Design timer_top, start of the top module:
module timer_top (
	input  wire sys_clk,
	input  wire sys_rst_n,
	input  wire tim_psel,
	input  wire tim_penable,
	input  wire tim_pwrite,
	input  wire [11:0] tim_paddr,
	input  wire [31:0] tim_pwdata,
	input  wire [3:0]  tim_pstrb,
	output wire [31:0] tim_prdata,
	output wire tim_pslverr,
	output wire tim_pready,
	output wire tim_int,
	input  wire dbg_mode
);
	wire wr_en;
	wire rd_en;
	wire timer_en;
	wire div_en;
	wire [3:0]  div_val;
	wire [63:0] cnt_tdr;
	wire cnt_tdr_en;
	wire cnt_clr;
	wire timer_en_nedge;
	wire [63:0] count;
	wire cnt_update;
	wire halt_en;
	apb_slave apb_slave_u(
		.sys_clk        (sys_clk        ),
		.sys_rst_n      (sys_rst_n      ),
		.tim_psel       (tim_psel       ),
		.tim_penable    (tim_penable    ),
		.tim_pwrite     (tim_pwrite     ),
		.tim_pready     (tim_pready     ),
		.wr_en          (wr_en          ),
		.rd_en          (rd_en          )
	);	
	register register_u (
		.sys_clk        (sys_clk        ),
		.sys_rst_n      (sys_rst_n      ),
		.wr_en          (wr_en          ),
		.rd_en          (rd_en          ),
		.tim_paddr      (tim_paddr      ),
		.tim_pwdata     (tim_pwdata     ),
		.tim_prdata     (tim_prdata     ),
		.tim_pstrb      (tim_pstrb      ),
		.tim_pslverr    (tim_pslverr    ),
		.tim_int        (tim_int        ),
		.dbg_mode       (dbg_mode       ),
		.timer_en       (timer_en       ),
		.div_en         (div_en         ),
		.div_val        (div_val        ),
		.cnt_tdr        (cnt_tdr        ),
		.cnt_tdr_en     (cnt_tdr_en     ),	
		.cnt_clr        (cnt_clr        ),
		.timer_en_nedge (timer_en_nedge ),
		.count          (count          ),
		.cnt_update     (cnt_update     ),
		.halt_en        (halt_en        )
	);
	counter counter_u (
		.sys_clk        (sys_clk        ),
		.sys_rst_n      (sys_rst_n      ),
		.timer_en       (timer_en       ),
  ...
Settings: LEC_CHECK=0, CAP_MARGIN=20, CORE_MARGIN=2, CORE_UTILIZATION=40, PLACE_DENSITY=0.6, SLEW_MARGIN=20; clock period 7.12 ns.
run.sh (not shown) runs the stock make flow with config.mk's settings and CLKGATE_MAP_FILE=.
Change:
Settings changed: ABC_AREA from default to 1, CORE_UTILIZATION 40 to 58, CTS_CLUSTER_SIZE from default to 94.
Clock period 7.12 ns to 4.14 ns, I/O delays scaled along.
Area after synthesis goes up by about a fifth. Cell area goes up by about a fifth. Global-route usage goes up by 19 points. Routed wire length goes up by well over a third. Total power goes up by well over a third. Setup slack loses 1.0 ns. Hold slack loses 0.27 ns. Clock skew is about the same. Die area goes down by about a fifth. Synthesized cell count goes up by well over a third. Sequential share of layout area goes down by 4.4 points.
Change:
Settings changed: ABC_AREA 1 to default, CORE_UTILIZATION 58 to 36, CTS_CLUSTER_SIZE 94 to default.
Clock period 4.14 ns to 5.72 ns, I/O delays scaled along.
Global-route usage is lower by 20 points.
Routed wire length falls by a quarter to a third.
Count of clock-buffer cells in the layout came out lower by 2.
Clock skew climbs by 0.013 ns.
Setup slack gets better by 0.42 ns.
Final cell count drops by a quarter to a third.
Die size goes up by well over a third.
Combinational power falls by well over a third.
Change:
Settings changed: CAP_MARGIN 20 to 5, CORE_UTILIZATION 36 to 72, CTS_CLUSTER_DIAMETER from default to 105, SETUP_SLACK_MARGIN from default to 0.44.
Clock period 5.72 ns to 3.18 ns, I/O delays scaled along.
Outcome: With this change the flow did not get past 5_1_grt, error DPL-0038. Die area fell by well over a third. Synthesized area is unchanged. Synthesized cell count stays the same.
Change:
Settings changed: CAP_MARGIN 5 to 20, CTS_CLUSTER_DIAMETER 105 to 202, CTS_CLUSTER_SIZE from default to 14, SETUP_SLACK_MARGIN 0.44 to default.
Clock period 3.18 ns to 3.33 ns, I/O delays scaled along.
Result: The new run ran to the end with violations: setup timing; die size stays the same; area after synthesis stays the same; synthesized cell count does not change.

========
timer_top again, from the RTL that the note above started with.
export LEC_CHECK = 0
export CAP_MARGIN = 5
export CORE_MARGIN = 2
export CORE_UTILIZATION = 72
export CTS_CLUSTER_DIAMETER = 105
export PLACE_DENSITY = 0.37
export SETUP_SLACK_MARGIN = 0.22
export SLEW_MARGIN = 20
create_clock -name core_clock -period 3.18 [get_ports {sys_clk}]
Edit:
CAP_MARGIN = 20   (was 5)
CORE_UTILIZATION = 40   (was 72)
CTS_CLUSTER_DIAMETER = unset   (was 105)
PLACE_DENSITY = 0.6   (was 0.37)
SETUP_SLACK_MARGIN = unset   (was 0.22)
clock period = 5.72 ns   (was 3.18 ns; I/O delays follow)
The new run finished with timing, DRC and antenna clean; cell area fell by 6.2%; routed wire length fell by 16%; flip-flop count does not change; setup slack improved by 0.47 ns; utilization fell by 44 points; total power fell by 44%; via count fell by 15%; synthesized cell count does not change; sequential power fell by 44%; clock power fell by 43%; global-route usage fell by 24 points.
Edit:
CORE_UTILIZATION = 64   (was 40)
PLACE_DENSITY = unset   (was 0.6)
clock period = 4.48 ns   (was 5.72 ns; I/O delays follow)
The new run finished clean.
Worst setup slack degrades by 0.43 ns.
Clock power climbs by 23%.
Count of clock-buffer cells in the layout drops by 7.
Edit:
CORE_UTILIZATION = 40   (was 64)
PLACE_DENSITY = 0.6   (was unset)
clock period = 6.5 ns   (was 4.48 ns; I/O delays follow)
After rerunning: Cell count climbs by a little under a tenth; routed wire length climbs by a few percent; clock-buffer cell count climbs by 4; register-to-register slack improved by 1.7 ns; core utilization drops by 29 points; synthesized area is unchanged; clock power drops by a quarter to a third; sequential power drops by a quarter to a third; die area climbs by well over a third; synthesized cell count stays the same.

========
try-amber:
timer_top again, from the RTL that the note above started with.
Settings: LEC_CHECK=0, CAP_MARGIN=20, CELL_PAD_IN_SITES_DETAIL_PLACEMENT=1, CORE_ASPECT_RATIO=0.51, CORE_MARGIN=2, CORE_UTILIZATION=53, CTS_CLUSTER_DIAMETER=39, CTS_CLUSTER_SIZE=45, GPL_ROUTABILITY_DRIVEN=1, MIN_ROUTING_LAYER=met1, PLACE_DENSITY_LB_ADDON=0.15, SETUP_SLACK_MARGIN=-0.27, SLEW_MARGIN=20; clock period 8.45 ns.
try-amber ended with every stage complete and zero timing, DRC or antenna violations.
Changes in try-violet relative to try-amber:
Settings: PLACE_DENSITY_LB_ADDON: 0.15 -> unset; CORE_UTILIZATION: 53 -> 70; CTS_CLUSTER_DIAMETER: 39 -> unset; SETUP_SLACK_MARGIN: -0.27 -> unset; CTS_CLUSTER_SIZE: 45 -> 14; CORE_ASPECT_RATIO: 0.51 -> unset; MIN_ROUTING_LAYER: met1 -> unset; CELL_PAD_IN_SITES_DETAIL_PLACEMENT: 1 -> unset; GPL_ROUTABILITY_DRIVEN: 1 -> unset; PLACE_DENSITY: unset -> 0.6; the clock period (ns, I/O delays scaled along): 8.45 -> 3.9.
--- outcome ---
- try-amber: all stages complete, timing, DRC and antenna checks passed
- Ran to the end and failed final checks on setup timing: try-violet.
- Run comparison: try-violet class of the tightest hold or removal check in -> async; try-amber class of the tightest hold or removal check reg -> reg
- try-violet ended up with a higher number of nets in the final layout than try-amber did.
- Looking at post-route standard cell area excluding fillers, try-violet sits about 2% above try-amber.
- Re total placed cells including tap cells: try-amber and try-violet aren't equal, and the higher value belongs to try-amber.
- Switching share of total power: try-violet vs try-amber down 2.0 points
- Compared with try-amber, try-violet shows sum of internal, switching and leakage power that has gone up by more than 100%.
- Re buffer count excluding the clock tree in the final layout: try-violet is 32% up on try-amber.
- sky130_fd_sc_hd__clkdlybuf4s50_1 as the highest-delay cell along the critical path was reported by try-violet, and sky130_fd_sc_hd__or3b_2 by try-amber.
- [compare] base=try-amber new=try-violet: arrival time at the worst endpoint dropped 1.69 ns; die footprint shows a reduction of 6300 um2.
> inputs changed (try-violet -> try-nickel)
Settings: an added ABC_AREA of 1; a change of CORE_UTILIZATION from 70 to 67; a deleted CTS_CLUSTER_SIZE that had been 14; a change of the clock period (ns, I/O delays scaled along) from 3.9 to 7.12.
Results
The final layout from try-nickel, which completed every stage, passed the timing, DRC and antenna checks at the end of the flow. try-violet → try-nickel: worst setup margin saw an increase, iteration tally of the first detailed-router pass saw an increase, final area saw an increase. Routed via count divided by cell count was higher in try-violet than in try-nickel. met5 as the top layer used by detailed routing was reported by try-violet, and met4 by try-nickel.
[inputs] try-xenon vs try-nickel
Settings: setting PLACE_DENSITY_LB_ADDON to 0.28 for the first time; setting CTS_CLUSTER_DIAMETER to 105 for the first time; removing PLACE_DENSITY (formerly 0.6); removing ABC_AREA (formerly 1); changing CORE_UTILIZATION from 67 to 72; changing the clock period (ns, I/O delays scaled along) from 7.12 to 3.25.
## What came out
- The flow for try-xenon finished, though final verification flagged setup timing.
- [try-xenon vs try-nickel] met3 global-route usage: lower in try-xenon
- The timing endpoint of the critical path comes out tim_prdata[5] in one run and tim_prdata[8] in the other, namely in try-xenon and try-nickel respectively.
- Compared to try-nickel, try-xenon has fraction of the mapped netlist area in simple logic gates 20 points lower.
- Sequential cell area delta (try-nickel -> try-xenon): insignificant
- Taking try-xenon as 1.0, try-nickel lands at 1.7 on total placed cells including tap cells.
- Re vertical die size: try-xenon is 10% down on try-nickel.
- Diff try-nickel..try-xenon | total inserted antenna cells | unchanged
- [try-xenon] multi-input logic area fell 9.8% relative to try-nickel
- Across both runs, initial core utilization was higher for try-xenon than for try-nickel.
- The higher number of cells on the critical path of try-xenon and try-nickel is in try-nickel.
- Taking try-nickel as the reference, in try-xenon final cell count decreased by 1103 relative to the old numbers, synthesis area per yosys decreased by 14% relative to the old numbers.
Here is what was changed in the inputs of try-umber compared with try-xenon.
Settings: GPL_TIMING_DRIVEN: unset -> 1; PLACE_DENSITY_LB_ADDON: 0.28 -> unset; CTS_CLUSTER_DIAMETER: 105 -> 205; TNS_END_PERCENT: unset -> 95; SLEW_MARGIN: 20 -> 35; MIN_ROUTING_LAYER: unset -> met1; ABC_AREA: unset -> 1; SETUP_SLACK_MARGIN: unset -> 0.3; CORE_UTILIZATION: 72 -> 70.
==> comparison <==
[diff] setup slack, try-umber relative to try-xenon: improvement. The run showing the greater utilization is try-xenon. The flow did not stop early for try-umber: all stages ran, and the layout cleared the timing, DRC and antenna checks. Looking at flop share of the area, try-umber sits 3.4 points below try-xenon. try-umber vs try-xenon — arrival time at the worst endpoint dropped 0.23 ns. Cell area grows by more than 10% when moving from try-xenon to try-umber. try-umber vs. try-xenon: total of max-cap violations shows no meaningful change, die outline area has increased.

========
== run 1 ==
timer_top again, from the RTL that the note above started with.
Settings: LEC_CHECK=0, CAP_MARGIN=20, CELL_PAD_IN_SITES_DETAIL_PLACEMENT=1, CORE_ASPECT_RATIO=0.51, CORE_MARGIN=2, CORE_UTILIZATION=53, CTS_CLUSTER_DIAMETER=39, CTS_CLUSTER_SIZE=45, GPL_ROUTABILITY_DRIVEN=0, MIN_ROUTING_LAYER=met1, PLACE_DENSITY=0.6, SETUP_SLACK_MARGIN=-0.27, SLEW_MARGIN=20; clock period 8.45 ns.
Per the final summary, run 1 finished and its layout is clean on timing, DRC and antenna.
Input-level comparison between run 2 and run 1:
- removing GPL_ROUTABILITY_DRIVEN (formerly 0)
- changing SETUP_SLACK_MARGIN from -0.27 to -0.54
- setting GPL_TIMING_DRIVEN to 1 for the first time
- removing CORE_ASPECT_RATIO (formerly 0.51)
- changing CORE_UTILIZATION from 53 to 64
- setting TNS_END_PERCENT to 95 for the first time
- removing CTS_CLUSTER_SIZE (formerly 45)
- removing CELL_PAD_IN_SITES_DETAIL_PLACEMENT (formerly 1)
- removing CTS_CLUSTER_DIAMETER (formerly 39)
- removing PLACE_DENSITY (formerly 0.6)
- changing SLEW_MARGIN from 20 to 35
- changing the clock period (ns, I/O delays scaled along) from 8.45 to 7.79
Notes after the runs:
- Setup slack ended up 0.37 ns lower on run 2 than on run 1.
- Run 2 ended with less wire length than run 1.
- Between run 1 and run 2, the flow reports count of clock-buffer cells in the layout increasing by more than 10%.
diff inputs: run 2 => run 3
- a change of CORE_UTILIZATION from 64 to 72
- a change of SETUP_SLACK_MARGIN from -0.54 to 0.21
- an added CTS_CLUSTER_DIAMETER of 205
- a change of CAP_MARGIN from 20 to 5
- a change of the clock period (ns, I/O delays scaled along) from 7.79 to 3.19
==> comparison <==
- Vertical die dimension is lower on run 3
- Summary of run 3 over run 2: non-clock buffer count moved up, wire length of the first global-routing pass +about 13%.
- Summary of run 3 over run 2: clock power share has increased; total wire length after detailed routing has increased.
- Source of the critical timing path: tim_penable -> run 3, tim_paddr[7] -> run 2
--- input diff run 3..run 4 ---
- changing CAP_MARGIN from 5 to 20
- setting CTS_CLUSTER_SIZE to 85 for the first time
- changing SETUP_SLACK_MARGIN from 0.21 to 0.83
- setting PLACE_DENSITY_LB_ADDON to 0.29 for the first time
- setting ABC_AREA to 1 for the first time
- changing CTS_CLUSTER_DIAMETER from 205 to 119
- changing the clock period (ns, I/O delays scaled along) from 3.19 to 3.26
Results
Status | run 4 and run 3 | clean except run 4. Sort run 4 and run 3 by mean instance size in the synthesized netlist, descending, and run 3 comes first. Looking at number of instances in the synthesized netlist, run 4 sits above run 3. Relative to run 3, the cell count in the Yosys report of run 4 is higher by about 90%. [run 4] number of distinct library cell variants in the gate-level netlist after synthesis fell 23 relative to run 3. Looking at synthesized area across both flows, run 4 is the weaker of the two, with run 3 ahead. Compared run 4 against run 3; area share of fa/ha/maj cells after synthesis within noise. Final HPWL from detailed placement on run 4 is up relative to run 3. Looking at run 4 and run 3, the starting utilization of the core area is a wash.

========
## build 2
timer_top again, from the RTL that the note above started with.
## timer_top
module timer_top (
	input  wire sys_clk,
	input  wire sys_rst_n,
	input  wire tim_psel,
	input  wire tim_penable,
	input  wire tim_pwrite,
	input  wire [11:0] tim_paddr,
	input  wire [31:0] tim_pwdata,
	input  wire [3:0]  tim_pstrb,
	output wire [31:0] tim_prdata,
	output wire tim_pslverr,
	output wire tim_pready,
	output wire tim_int,
	input  wire dbg_mode
);
Settings: LEC_CHECK=0, ABC_AREA=1, CAP_MARGIN=20, CORE_ASPECT_RATIO=0.52, CORE_MARGIN=2, CORE_UTILIZATION=19, CTS_CLUSTER_SIZE=33, GPL_ROUTABILITY_DRIVEN=0, GPL_TIMING_DRIVEN=1, HOLD_SLACK_MARGIN=-0.02, MAX_ROUTING_LAYER=met4, MIN_ROUTING_LAYER=met1, SLEW_MARGIN=35, TNS_END_PERCENT=75; clock period 6.13 ns.
Build 2 ran to completion and came out clean on the timing, DRC and antenna checks.
--- input diff build 2..build 39 ---
- an added CTS_CLUSTER_DIAMETER of 119
- a change of TNS_END_PERCENT from 75 to 95
- an added SETUP_SLACK_MARGIN of -0.22
- a deleted ABC_AREA that had been 1
- a change of CORE_UTILIZATION from 19 to 72
- a deleted GPL_ROUTABILITY_DRIVEN that had been 0
- a deleted MAX_ROUTING_LAYER that had been met4
- a deleted HOLD_SLACK_MARGIN that had been -0.02
- a deleted CORE_ASPECT_RATIO that had been 0.52
- a change of CTS_CLUSTER_SIZE from 33 to 24
- a change of the clock period (ns, I/O delays scaled along) from 6.13 to 3.49
==> results <==
Across build 2 and build 39, a clean result was obtained everywhere but in build 39.
Build 2 was larger in final cell area than build 39.
Summary — sequential share of power, build 39 relative to build 2: higher, by 13 points.
Met1 usage (build 39 over build 2): increase, 34 points
The following lists how build 1 was set up differently from build 39:
- HOLD_SLACK_MARGIN newly set to -0.05
- CTS_CLUSTER_SIZE removed (was 24)
- CTS_CLUSTER_DIAMETER changed from 119 to 214
- ABC_AREA newly set to 1
- SETUP_SLACK_MARGIN changed from -0.22 to -0.54
- CAP_MARGIN changed from 20 to 15
- the clock period (ns, I/O delays scaled along) changed from 3.49 to 6.95
==> comparison <==
Compare build 39 and build 1 | width of the die lower: build 39
Measured against each other, build 39 and build 1 differ in synthesized chip area reported by yosys, the higher figure coming from build 1.
Build 1 | status: complete | timing, DRC, antenna: pass
Part of the total power dissipated in the clock network: build 39 and build 1 compared, higher one is build 1
Run comparison: build 1 highest signal layer in the routed design met5; build 39 highest signal layer in the routed design met4
Worst path arrival time ended up 2.05 ns higher on build 1 than on build 39.
Build 1 vs. build 39: number of stages on the worst setup path higher, worst hold margin higher, total wirelength of the detailed-routed design increased by 24000 um relative to the old numbers.
[compare] base=build 39 new=build 1: flip-flop and latch count did not really move, cell area after layout went up.
Comparing build 39 and build 1, the lower post-layout period usage of the worst path is on build 1.
Here is what was changed in the inputs of build 93 compared with build 1.
- SETUP_SLACK_MARGIN now 0.93, was -0.54
- MIN_ROUTING_LAYER no longer set, was met1
- CAP_MARGIN now 5, was 15
- PLACE_DENSITY now 0.42, previously not set
- GPL_TIMING_DRIVEN no longer set, was 1
- HOLD_SLACK_MARGIN no longer set, was -0.05
- TNS_END_PERCENT no longer set, was 95
- SLEW_MARGIN now 20, was 35
- CTS_CLUSTER_DIAMETER now 105, was 214
- the clock period (ns, I/O delays scaled along) now 3.24, was 6.95
## What came out
Summary of build 1 and build 93: one run falls short of a clean finish, namely build 93. Delta (build 93 minus build 1): synthesized area divided by synthesized cell count shows no meaningful change, number of primary I/O pins shows no meaningful change, gate count of the mapped netlist shows no meaningful change, weighted congestion reported at the end of routability-driven placement shows an increase of 9.8%. Comparing build 93 with build 1, the number of hold buffers added after cts came out essentially unchanged. Number of buffers inserted to repair setup after CTS, build 1 and build 93: lower on build 1. From build 1 to build 93 the numbers moved as follows: area after synthesis shows no meaningful change; detailed-placement wirelength estimate up about 1.1%; yosys-reported design area after synthesis roughly the same. Total cell area at the placement stage, build 93 vs build 1: up by a few percent.
Power and IR drop assume default switching activity.
